Setup of v50:
Design arbiter_puf, start of the top module:
module arbiter_puf #(parameter challenge_size = 8, response_width = 24)
					(input logic [challenge_size-1 : 0] challenge,
					input logic clk, reset,
					output logic [response_width-1 : 0] response);
logic [challenge_size-1 : 0] out_lfsr;
logic [31:0] out_muxchain;
logic temp_out_mux1, temp_out_mux2;
logic out_mux1, out_mux2, en;
logic [7:0] count;
logic temp_comp;
logic [response_width-1 : 0] temp_response;
lfsr #(challenge_size) lfsr1(.clk(clk), .en_lfsr(en), .reset(reset), .in_lfsr(challenge), .out_lfsr(out_lfsr));
logic [7:0] out_chain0, out_chain1;
chain c0 (.in(en), .clk(clk), .reset(reset), .challenge(out_lfsr), .out_chain(out_chain0));
chain c1 (.in(en), .clk(clk), .reset(reset), .challenge(out_lfsr), .out_chain(out_chain1));
assign out_muxchain[7:0] = out_chain0;
assign out_muxchain[15:8] = out_chain1;
assign out_muxchain[31:16] = '0;
  ...
Size in the first run: about 3800 flip-flops, ~34 I/O pins.
==> flow/config.mk <==
export PLATFORM = sky130hd
export DESIGN_NAME = arbiter_puf
export DESIGN_NICKNAME = arbiter_puf
export VERILOG_FILES = /design/flow/design.v
export SDC_FILE = /design/flow/constraint.sdc
export NUM_CORES = 4
export LEC_CHECK = 0
export ABC_AREA = 1
export CAP_MARGIN = 20
export CORE_MARGIN = 2
export CORE_UTILIZATION = 72
export SLEW_MARGIN = 20
==> flow/constraint.sdc <==
create_clock -name core_clock -period 5.48 [get_ports {clk}]
set_input_delay 1.0960 -clock core_clock [delete_from_list [all_inputs] [get_ports {clk}]]
set_output_delay 1.0960 -clock core_clock [all_outputs]
set_load 0.01 [all_outputs]
run.sh (not shown) runs the stock make flow with config.mk's settings and CLKGATE_MAP_FILE=.
v50: all stages complete, timing, DRC and antenna checks passed
diff inputs: v50 => v58
- clearing ABC_AREA, which used to be 1
- swapping 72 for 40 in CORE_UTILIZATION
- swapping 5.48 for 5.89 in the clock period (ns, I/O delays scaled along)
[summary]
- Diff v50 -> v58 | overall power | down by a few percent
- Of v50 and v58, the higher transition time of the tightest slew-check pin belongs to v50.
- On v58: met1 track demand over resource in global routing is 15 points lower than what v50 gave.
- Between v50 and v58, the difference in post-synthesis chip area from yosys is negligible.
- Xor and xnor fraction of the mapped netlist area of v58 is on par with v50.
- Synthesized area: v50 vs v58 — no meaningful difference
- Min multi-input combinational cell count across v50 and v58: v58
- Type of the worst min-delay path: register to register -> v58, input port to async pin -> v50
- v58 does better than v50 on hold slack.
- v58 vs. v50: number of instances in the synthesized netlist decreased 316, relative area of non-clock buffer cells in the final design saw little to no change.
## Diff of input files: v9 against v58
- changing CORE_UTILIZATION from 40 to 29
- changing the clock period (ns, I/O delays scaled along) from 5.89 to 3.86
- Against v58, via count in v9 rose slightly.
- Cells: v9 has more instances than v58
- v9 — signal arrival time at the worst endpoint 190 ps lower, v58 as reference
- Of the two values seen for type of the tightest min-delay check, input port to register was produced by v9 and register to register by v58.
- Diff v58 -> v9 | total power | increase of about 50%
- Diff v58 -> v9: power per standard cell area went up by 130 nW/um^2, routed wire length went up by 0.42%, global-route wire length before repair was more or less identical.
The inputs of v51 differ from those of v9 as listed below.
- ABC_AREA newly set to 1
- CTS_CLUSTER_DIAMETER newly set to 227
- CORE_UTILIZATION changed from 29 to 72
- the clock period (ns, I/O delays scaled along) changed from 3.86 to 2.15
### Flow results
The group with the largest share of power comes out clock in one run and sequential cells in the other, namely in v9 and v51 respectively.
A worst-path cell with the longest stage delay of dfrtp_1 is what v51 shows, while clkdlybuf4s50_1 belongs to v9.
Going from v9 to v51, the met3 track demand over resource in global routing was found to have gone up by 1.4 points.
The power in v51 was higher than what v9 gave.
v51 vs v9: clock share of power down in v51
Changes observed in v51 relative to v9: logic area essentially unchanged, pin count of the biggest net entering global routing decreased about 19%, die boundary height decreased 36%.
The setup slack of v51 is smaller than that of v9.
v9 vs v51, timing startpoint of the critical path: response[16] vs response[20]
Relative to v9, number of buffers outside the clock class in the layout has gone up in v51.

========
arbiter_puf again, from the RTL that the note above started with.
// arbiter_puf
module arbiter_puf #(parameter challenge_size = 8, response_width = 24)
					(input logic [challenge_size-1 : 0] challenge,
					input logic clk, reset,
					output logic [response_width-1 : 0] response);
==> flow/config.mk <==
export PLATFORM = sky130hd
export DESIGN_NAME = arbiter_puf
export DESIGN_NICKNAME = arbiter_puf
export VERILOG_FILES = /design/flow/design.v
export SDC_FILE = /design/flow/constraint.sdc
export NUM_CORES = 4
export LEC_CHECK = 0
export CAP_MARGIN = 0
export CORE_ASPECT_RATIO = 0.72
export CORE_MARGIN = 2
export CORE_UTILIZATION = 72
export CTS_CLUSTER_SIZE = 57
export HOLD_SLACK_MARGIN = 0.29
export PLACE_DENSITY_LB_ADDON = 0.0
export SETUP_SLACK_MARGIN = 0.62
export SLEW_MARGIN = 20
==> flow/constraint.sdc <==
create_clock -name core_clock -period 2.15 [get_ports {clk}]
set_input_delay 0.4300 -clock core_clock [delete_from_list [all_inputs] [get_ports {clk}]]
set_output_delay 0.4300 -clock core_clock [all_outputs]
set_load 0.01 [all_outputs]
The baseline ran to the end with no violations.
Rerun with:
- ABC_AREA: default -> 1
- CAP_MARGIN: 0 -> 30
- CORE_ASPECT_RATIO: 0.72 -> default
- CTS_CLUSTER_DIAMETER: default -> 227
- CTS_CLUSTER_SIZE: 57 -> 15
- GPL_ROUTABILITY_DRIVEN: default -> 0
- PLACE_DENSITY_LB_ADDON: 0.0 -> 0.01
- SETUP_SLACK_MARGIN: 0.62 -> 0.57
- SLEW_MARGIN: 20 -> 40
After rerunning:
- wire length fell by 0.70%
- non-clock buffer count rises by 39
- hold slack is worse by 0.021 ns
Rerun with:
- ABC_AREA: 1 -> default
- CAP_MARGIN: 30 -> 0
- CORE_ASPECT_RATIO: default -> 0.71
- CTS_CLUSTER_DIAMETER: 227 -> 359
- CTS_CLUSTER_SIZE: 15 -> 19
- GPL_ROUTABILITY_DRIVEN: 0 -> default
- HOLD_SLACK_MARGIN: 0.29 -> default
- PLACE_DENSITY_LB_ADDON: 0.01 -> 0.0
- SETUP_SLACK_MARGIN: 0.57 -> 0.62
- SLEW_MARGIN: 40 -> 20
Outcome: The changed run finished with timing, DRC and antenna clean; synthesized cell count is lower by a few percent; routed wire length is lower slightly; clock power is lower by about a fifth; critical path depth is higher by 5; design area is lower slightly; non-clock buffer count is lower by 37.
Rerun with:
- ABC_AREA: default -> 1
- CORE_ASPECT_RATIO: 0.71 -> default
- CTS_CLUSTER_DIAMETER: 359 -> 362
- CTS_CLUSTER_SIZE: 19 -> 15
- GPL_ROUTABILITY_DRIVEN: default -> 0
- HOLD_SLACK_MARGIN: default -> 0.29
- PLACE_DENSITY_LB_ADDON: 0.0 -> 0.01
- SETUP_SLACK_MARGIN: 0.62 -> 0.57
- SLEW_MARGIN: 20 -> 40
The changed run completed without violations.
Core utilization is higher by 0.71 points.
Register-to-register slack gets better by 0.36 ns.
Area after synthesis barely changes.
Wire length is higher by 1.4%.
Final area is higher by 1.3%.
Combinational power is higher by 36%.
First-iteration DRC count is lower by 18%.
Rerun with:
- ABC_AREA: 1 -> default
- CAP_MARGIN: 0 -> 20
- CTS_CLUSTER_DIAMETER: 362 -> default
- CTS_CLUSTER_SIZE: 15 -> 57
- GPL_ROUTABILITY_DRIVEN: 0 -> default
- HOLD_SLACK_MARGIN: 0.29 -> default
- PLACE_DENSITY_LB_ADDON: 0.01 -> 0.0
- SETUP_SLACK_MARGIN: 0.57 -> 0.62
- SLEW_MARGIN: 40 -> 20
Outcome:
- The new run finished clean
- first-iteration DRC count fell by about 2%
- clock-buffer cell count rose by 238
- worst setup slack gets worse by 0.040 ns
Rerun with:
- CAP_MARGIN: 20 -> 15
- CELL_PAD_IN_SITES_DETAIL_PLACEMENT: default -> 0
- CELL_PAD_IN_SITES_GLOBAL_PLACEMENT: default -> 0
- CTS_CLUSTER_SIZE: 57 -> 70
- GPL_TIMING_DRIVEN: default -> 1
- MAX_ROUTING_LAYER: default -> met5
- MIN_ROUTING_LAYER: default -> met1
- SETUP_SLACK_MARGIN: 0.62 -> 0.63
- SLEW_MARGIN: 20 -> 40
=>
- The new run ran to the end with no violations
- worst setup slack hardly moves
- design area stays flat
- sequential share of layout area is about the same

========
run A:
arbiter_puf again, from the RTL that the note above started with.
clock: 3.76 ns
lec_check: 0
cap_margin: 20
core_margin: 2
core_utilization: 70
cts_cluster_size: 44
setup_slack_margin: 0.69
slew_margin: 20
Run A went all the way through synthesis, placement and routing and the layout is clean on timing, DRC and antenna.
Changes in run B relative to run A:
Settings: removing CTS_CLUSTER_SIZE (formerly 44); changing SETUP_SLACK_MARGIN from 0.69 to 0.97; setting HOLD_SLACK_MARGIN to -0.1 for the first time; changing CORE_UTILIZATION from 70 to 58.
## What came out
- Comparing run B against run A, there is no change at all in total of flip-flops plus latches after synthesis.
- | hold slack | run B vs run A | better |
- The wire length reported for run B is greater than that of run A by 950 um.
- Run A → run B: filler-free cell count of the finished design picked up an extra 4.5%; area occupied by multi-input gates neither gained nor lost much.
#### Input delta (run C over run B)
Settings: swapping 58 for 59 in CORE_UTILIZATION; clearing HOLD_SLACK_MARGIN, which used to be -0.1.
==> results <==
As of run C, placeable core region had fallen slightly compared to run B.
In run C relative to run B, overall power consumption had gone up slightly.
Area taken by flip-flops and latches came out exactly the same in run C and run B.
Looking at global-route wire length before repair across run C and run B, the one that comes out higher is run B.
Compare run C and run B | static leakage higher: run C
Run B and run C ended up with roughly the same non-clock buffer area fraction after layout.
In summary, run C completed successfully, with a layout that passed the timing, DRC and antenna checks.
Run C and run B ended up with roughly the same cell count.
Delta (run C minus run B): number of placed instances, taps included essentially unchanged, critical path depth closely matched the old numbers.
### run C -> run D
Settings: SETUP_SLACK_MARGIN: 0.97 -> unset; CORE_UTILIZATION: 59 -> 40; the clock period (ns, I/O delays scaled along): 3.76 -> 8.0.
==> results <==
Run D went all the way through synthesis, placement and routing and the layout is clean on timing, DRC and antenna. Summary of run D over run C: wire length of the first global-routing pass +1.8 mm, fraction of the core area occupied by cells at floorplan saw a decrease. Run D vs run C, launch point of the worst path: response[4]$_DFFE_PN0P_ vs response[7]$_DFFE_PN0P_. Looking at non-clock buffer count, run D sits below run C. Number of antenna violations at the first check in global routing (lower): run C. Compared to run C, run D has met3 usage in global routing 0.70 points lower. Going from run C to run D, area of all placed cells without fillers higher, clock-buffer cell count higher.
No activity file was given, so power comes from the tool's default toggle rates.
